==> run a <==
==> flow/design.v <==
`timescale 1ns / 1ps
module Multiplier_25 (
    input  wire               clk,
    input  wire signed [24:0] a,
    input  wire signed [24:0] b,
    output wire signed [49:0] p
);
reg signed [24:0] a_r, b_r;
reg signed [49:0] p_1, p_2, p_3;
always @(posedge clk) begin
    a_r <= a;
    b_r <= b;
    p_1 <= a_r * b_r;
    p_2 <= p_1;
    p_3 <= p_2;
end
assign p = p_3;
endmodule
`timescale 1ns / 1ps
module Power_Spec_Cal(
           input wire clk,
           input wire rst,
           input wire dv,
           input wire [9:0] xk_index,
           input wire [24:0] fft_data_out_re,
           input wire [24:0] fft_data_out_im,
           output reg [49:0] Power_Spec,		 
           output reg data_valid,				 
           output reg dv_FFT					 
       );
reg signed [24:0] fftout_re_d;
reg signed [24:0] fftout_im_d;
wire signed [49:0] re_square;
wire signed [49:0] im_square;
reg [0:2] dv_reg;
always @(posedge clk or posedge rst)
begin : PipelineRegister_process
    if (rst == 1'b1) begin
        fftout_re_d <= 25'sb0;
        fftout_im_d <= 25'sb0;
    end
    else begin
        fftout_re_d <= fft_data_out_re;
        fftout_im_d <= fft_data_out_im;
    end
end
Multiplier_25 Multiplier_RE (
                  .clk(clk),  
                  .a(fftout_re_d),  
                  .b(fftout_re_d),  
                  .p(re_square)  
              );
Multiplier_25 Multiplier_IM (
                  .clk(clk),  
                  .a(fftout_im_d),  
                  .b(fftout_im_d),  
                  .p(im_square)  
              );
always @(posedge clk or posedge rst)
begin
    if(rst == 1)
        Power_Spec <= 0;
    else
        Power_Spec <= re_square + im_square;
end
always @(posedge clk or posedge rst)
begin
    if(rst == 1)
        data_valid <= 0;
    else
        data_valid <= dv_reg[1];
end
always @(posedge clk or posedge rst)
begin
    if(rst == 1)
    begin
        dv_reg[0] <= 0;
        dv_reg[1] <= 0;
        dv_reg[2] <= 0;
    end
    else
    begin
        dv_reg[0] <= (dv & xk_index[9]);	 
        dv_reg[1] <= dv_reg[0];
        dv_reg[2] <= dv_reg[1];
    end
end
always @(posedge clk or posedge rst)
begin
    if(rst == 1)
    begin
        dv_FFT <= 0;
    end
    else
    begin
        dv_FFT <= dv;
    end
end
endmodule
==> flow/run.sh <==
#!/bin/bash
# the make line also repeats each setting of config.mk as NAME=value (left out here)
make -C /OpenROAD-flow-scripts/flow DESIGN_CONFIG=/design/flow/config.mk WORK_HOME=/design/flow/orfs CLKGATE_MAP_FILE= finish
==> flow/config.mk <==
export PLATFORM = sky130hd
export DESIGN_NAME = Power_Spec_Cal
export DESIGN_NICKNAME = Power_Spec_Cal
export VERILOG_FILES = /design/flow/design.v
export SDC_FILE = /design/flow/constraint.sdc
export NUM_CORES = 4
export LEC_CHECK = 0
export CAP_MARGIN = 20
export CORE_MARGIN = 2
export CORE_UTILIZATION = 40
export PLACE_DENSITY = 0.6
export SLEW_MARGIN = 20
==> flow/constraint.sdc <==
create_clock -name core_clock -period 7.69 [get_ports {clk}]
set_input_delay 1.5380 -clock core_clock [delete_from_list [all_inputs] [get_ports {clk}]]
set_output_delay 1.5380 -clock core_clock [all_outputs]
set_load 0.01 [all_outputs]
==> run b: changes against run a <==
--- a/flow/config.mk
+++ b/flow/config.mk
@@ -6,7 +6,8 @@
 export NUM_CORES = 4
 export LEC_CHECK = 0
-export CAP_MARGIN = 20
+export CAP_MARGIN = 35
 export CORE_MARGIN = 2
-export CORE_UTILIZATION = 40
-export PLACE_DENSITY = 0.6
+export CORE_UTILIZATION = 72
+export PLACE_DENSITY = 0.65
+export SETUP_SLACK_MARGIN = 1.65
 export SLEW_MARGIN = 20
==> flow/constraint.sdc (replaced) <==
create_clock -name core_clock -period 6.44 [get_ports {clk}]
set_input_delay 1.2880 -clock core_clock [delete_from_list [all_inputs] [get_ports {clk}]]
set_output_delay 1.2880 -clock core_clock [all_outputs]
set_load 0.01 [all_outputs]
==> comparison table <==
| item | run b | run a |
|---|---|---|
| Horiz. Die Dim | 274 um | 366 um |
| Post-CTS Setup Bufs | 72 | 0 |
| Logic gate fraction of the total cell area | 61.0% | 63.9% |
| Fin crit share | 109% | 96.3% |
| Count of inserted tapcells | 959 | 1,742 |
| Source of the critical timing path | Multiplier_IM.a_r[1] | Multiplier_RE.a_r[14] |
| Final GP Congestion | 0.943 | 0.876 |
| Design area | 65,000 sq um | 58,300 sq um |
| Outcome | complete, but fails checks | finished clean |
| Reasons for failing layout checks | setup timing | - |
| Hold path start | Multiplier_RE.p_1[30] | Multiplier_IM.p_2[31] |
| Sequential fraction of total cell area | 14.8% | 16.3% |
| Storage cell area | 9630 sq um | 9500 sq um |
| Fill cell instance count of the final layout | 3,179 | 12,400 |
| Fmax achieved | 142 MHz | 135 MHz |
| Global-route wire length before repair | 209,000 um | 190,000 um |


==> violet: inputs <==
Starts from the design.v that is shown in full above.
clock: 8.0 ns
lec_check: 0
abc_area: 0
cap_margin: 5
cell_pad_in_sites_detail_placement: 1
cell_pad_in_sites_global_placement: 2
core_aspect_ratio: 0.71
core_margin: 10
core_utilization: 40
cts_cluster_diameter: 315
gpl_timing_driven: 0
max_routing_layer: met5
setup_slack_margin: 1.59
slew_margin: 25
run.sh (not shown) runs the stock make flow with config.mk's settings and CLKGATE_MAP_FILE=.
==> inputs of umber, as changes to violet <==
==> flow/config.mk (replaced) <==
export PLATFORM = sky130hd
export DESIGN_NAME = Power_Spec_Cal
export DESIGN_NICKNAME = Power_Spec_Cal
export VERILOG_FILES = /design/flow/design.v
export SDC_FILE = /design/flow/constraint.sdc
export NUM_CORES = 4
export LEC_CHECK = 0
export ABC_AREA = 0
export CAP_MARGIN = 40
export CELL_PAD_IN_SITES_DETAIL_PLACEMENT = 0
export CELL_PAD_IN_SITES_GLOBAL_PLACEMENT = 1
export CORE_MARGIN = 2
export CORE_UTILIZATION = 52
export CTS_CLUSTER_DIAMETER = 303
export MAX_ROUTING_LAYER = met5
export PLACE_DENSITY = 0.45
export SETUP_SLACK_MARGIN = 1.73
export SLEW_MARGIN = 20
export TNS_END_PERCENT = 20
==> flow/constraint.sdc (replaced) <==
create_clock -name core_clock -period 8.74 [get_ports {clk}]
set_input_delay 1.7480 -clock core_clock [delete_from_list [all_inputs] [get_ports {clk}]]
set_output_delay 1.7480 -clock core_clock [all_outputs]
set_load 0.01 [all_outputs]
==> inputs of cedar, as changes to violet <==
==> flow/config.mk (replaced) <==
export PLATFORM = sky130hd
export DESIGN_NAME = Power_Spec_Cal
export DESIGN_NICKNAME = Power_Spec_Cal
export VERILOG_FILES = /design/flow/design.v
export SDC_FILE = /design/flow/constraint.sdc
export NUM_CORES = 4
export LEC_CHECK = 0
export CAP_MARGIN = 20
export CORE_MARGIN = 2
export CORE_UTILIZATION = 72
export CTS_CLUSTER_SIZE = 10
export PLACE_DENSITY = 0.6
export SETUP_SLACK_MARGIN = 1.19
export SLEW_MARGIN = 20
export TNS_END_PERCENT = 5
==> flow/constraint.sdc (replaced) <==
create_clock -name core_clock -period 5.54 [get_ports {clk}]
set_input_delay 1.1080 -clock core_clock [delete_from_list [all_inputs] [get_ports {clk}]]
set_output_delay 1.1080 -clock core_clock [all_outputs]
set_load 0.01 [all_outputs]
==> out/qor.txt <==
Comb/total area: 60.3%
violated checks: negative setup slack
WL met2: 71.1 mm
Final setup viols: 70
Layout Cells excl Fill: 6,875
Fill cells: 3,464
register area: 0.00961 mm2
wire length on met1: 46.4 mm
status: finished with violations
Final WS setup: -1.37 ns
fin nets: 7,506
# Taps: 959
Layout clock area frac: 2.50%
Clock buffer cells: 85
Source of the figures above: cedar

==> out/qor.txt <==
Final WS setup: 0.814 ns
wire length on met1: 78.7 mm
# Taps: 1,751
First-pass DRT Iterations: 5
Compound Share, Synth: 4.84%
Layout clock area frac: 2.60%
Comb/total area: 61.2%
Simple Share, Synth: 8.51%
register area: 0.00964 mm2
fin nets: 7,080
Total GRT Usage: 22.6%
status: timing/DRC/antenna clean
CP Launch Point: Multiplier_RE.a_r[15]
Reg-to-Reg Start: Multiplier_RE.a_r[15]
WL met2: 69.6 mm
final hold violation count: 0
Clock buffer cells: 67
Source of the figures above: violet

==> out/qor.txt <==
crit path max-delay cell type: fa_1
critical path's largest stage delay: 0.56 ns
CTS tree: yes
fin nets: 6,884
mean post-synth cell area: 10.5 um2
status: timing/DRC/antenna clean
Layout clock area frac: 2.82%
Final WS setup: 1.84 ns
Comb/total area: 63.9%
Most Frequent Cell on Critical Path: fa_1
Clock buffer cells: 69
WL met2: 60.0 mm
Layout Cells excl Fill: 6,594
wire length on met1: 50.1 mm
Source of the figures above: umber



==> build 68 <==
Starts from the design.v that is shown in full above.
clock: 7.85 ns
lec_check: 0
cap_margin: 20
cell_pad_in_sites_detail_placement: 1
core_aspect_ratio: 0.63
core_margin: 9
core_utilization: 50
cts_cluster_diameter: 260
cts_cluster_size: 20
max_routing_layer: met4
min_routing_layer: met2
setup_slack_margin: -0.59
slew_margin: 20
==> trial 79 (differences from build 68) <==
CELL_PAD_IN_SITES_DETAIL_PLACEMENT = default   (was 1)
CORE_ASPECT_RATIO = default   (was 0.63)
CORE_MARGIN = 2   (was 9)
CORE_UTILIZATION = 71   (was 50)
CTS_CLUSTER_DIAMETER = default   (was 260)
CTS_CLUSTER_SIZE = default   (was 20)
MAX_ROUTING_LAYER = default   (was met4)
MIN_ROUTING_LAYER = default   (was met2)
PLACE_DENSITY = 0.6   (was default)
SETUP_SLACK_MARGIN = default   (was -0.59)
==> flow/constraint.sdc (replaced) <==
create_clock -name core_clock -period 6.38 [get_ports {clk}]
set_input_delay 1.2760 -clock core_clock [delete_from_list [all_inputs] [get_ports {clk}]]
set_output_delay 1.2760 -clock core_clock [all_outputs]
set_load 0.01 [all_outputs]
==> trial 64 (differences from build 68) <==
CELL_PAD_IN_SITES_DETAIL_PLACEMENT = default   (was 1)
CORE_ASPECT_RATIO = default   (was 0.63)
CORE_MARGIN = 2   (was 9)
CORE_UTILIZATION = 31   (was 50)
CTS_CLUSTER_DIAMETER = default   (was 260)
CTS_CLUSTER_SIZE = default   (was 20)
MAX_ROUTING_LAYER = default   (was met4)
MIN_ROUTING_LAYER = default   (was met2)
PLACE_DENSITY = 0.6   (was default)
SETUP_SLACK_MARGIN = default   (was -0.59)
==> flow/constraint.sdc (replaced) <==
create_clock -name core_clock -period 10.9 [get_ports {clk}]
set_input_delay 2.1800 -clock core_clock [delete_from_list [all_inputs] [get_ports {clk}]]
set_output_delay 2.1800 -clock core_clock [all_outputs]
set_load 0.01 [all_outputs]
==> build 16 (differences from build 68) <==
CELL_PAD_IN_SITES_DETAIL_PLACEMENT = 2   (was 1)
CORE_ASPECT_RATIO = 1.23   (was 0.63)
CORE_MARGIN = 2   (was 9)
CORE_UTILIZATION = 40   (was 50)
CTS_CLUSTER_DIAMETER = 64   (was 260)
CTS_CLUSTER_SIZE = default   (was 20)
GPL_TIMING_DRIVEN = 0   (was default)
HOLD_SLACK_MARGIN = 0.18   (was default)
MIN_ROUTING_LAYER = default   (was met2)
PLACE_DENSITY_LB_ADDON = 0.04   (was default)
SETUP_SLACK_MARGIN = default   (was -0.59)
SLEW_MARGIN = 35   (was 20)
TNS_END_PERCENT = 50   (was default)
==> flow/constraint.sdc (replaced) <==
create_clock -name core_clock -period 8.0 [get_ports {clk}]
set_input_delay 1.6000 -clock core_clock [delete_from_list [all_inputs] [get_ports {clk}]]
set_output_delay 1.6000 -clock core_clock [all_outputs]
set_load 0.01 [all_outputs]
==> out/writeup.txt <==
The post-CTS setup repair buffer count is 1. The highest metal layer carrying signal wires in the routed design is met4. For this run, the script counts the antenna cells in the layout as 8. The arrival time of data at the critical path endpoint was 8.27 ns. For reference, the critical path is launched at Multiplier_IM.a_r[12]$_DFF_P_. STA lists the startpoint of the worst register-to-register path as Multiplier_IM.a_r[12]$_DFF_P_. The flow ran to the end and the layout has no timing, DRC or antenna violations. In the final layout, clock buffers and inverters account for 3.19% of the cell area. The sum of negative setup slack is 0 ns, and the horizontal die dimension is 331 um.
the above is filed under build 16

==> out/writeup.txt <==
The fraction of final cell area spent on clock buffers and inverters in this run is 3.20%.

Buffers added to address setup during post-CTS repair amount to 0. Per the detail_route log, the uppermost layer with routed signals is met4. Looking at the reg2reg group, the worst path starts from Multiplier_IM.a_r[24]$_DFF_P_. The arrival time of data at the critical path endpoint is 9.13 ns. According to the timing report, the critical path is launched from Multiplier_IM.a_r[24]$_DFF_P_. According to the floorplan report, the die height is 415 um. The run gives 1 for the antenna diode instance count. The flow ran to the end and the layout has no timing, DRC or antenna violations.
the above is filed under trial 64

==> out/writeup.txt <==
The tools report the endpoint of the worst register-to-register path as Multiplier_IM.p_1[40]$_DFF_P_. The run finished, with violations left. Looking at the reg2reg group, the worst path starts from Multiplier_IM.a_r[20]$_DFF_P_. The post-CTS setup repair buffer count is 71. After layout the clock buffers and inverters come to 2.57% of cell area.

The kind of critical path was reg2reg. Adding up every negative setup slack in the final design gives -13.57 ns. The tools report the met3 usage as 5.12%. The count of endpoints failing setup in the final report is 40, and the horizontal die dimension is 276 um. The layout checks failed on negative setup slack. The launching instance or port of the critical path is Multiplier_IM.a_r[20]$_DFF_P_. According to the timing report, the arrival time at the worst endpoint equals 7.53 ns. The tools report the worst setup slack after layout as -0.648 ns.
the above is filed under trial 79

==> out/writeup.txt <==
The worst setup slack after layout is -0.417 ns. The run finished, with violations left.

The topmost layer with routed signal wires is met4. Endpoints with negative setup slack in the final report add up to 15. In this run the post-CTS setup repair buffer count came out at 0. The antenna diode instance count was 72; the proportion of cell area spent on the clock network was 1.32%.

The run did not pass the layout checks because of negative setup slack.
the above is filed under build 68

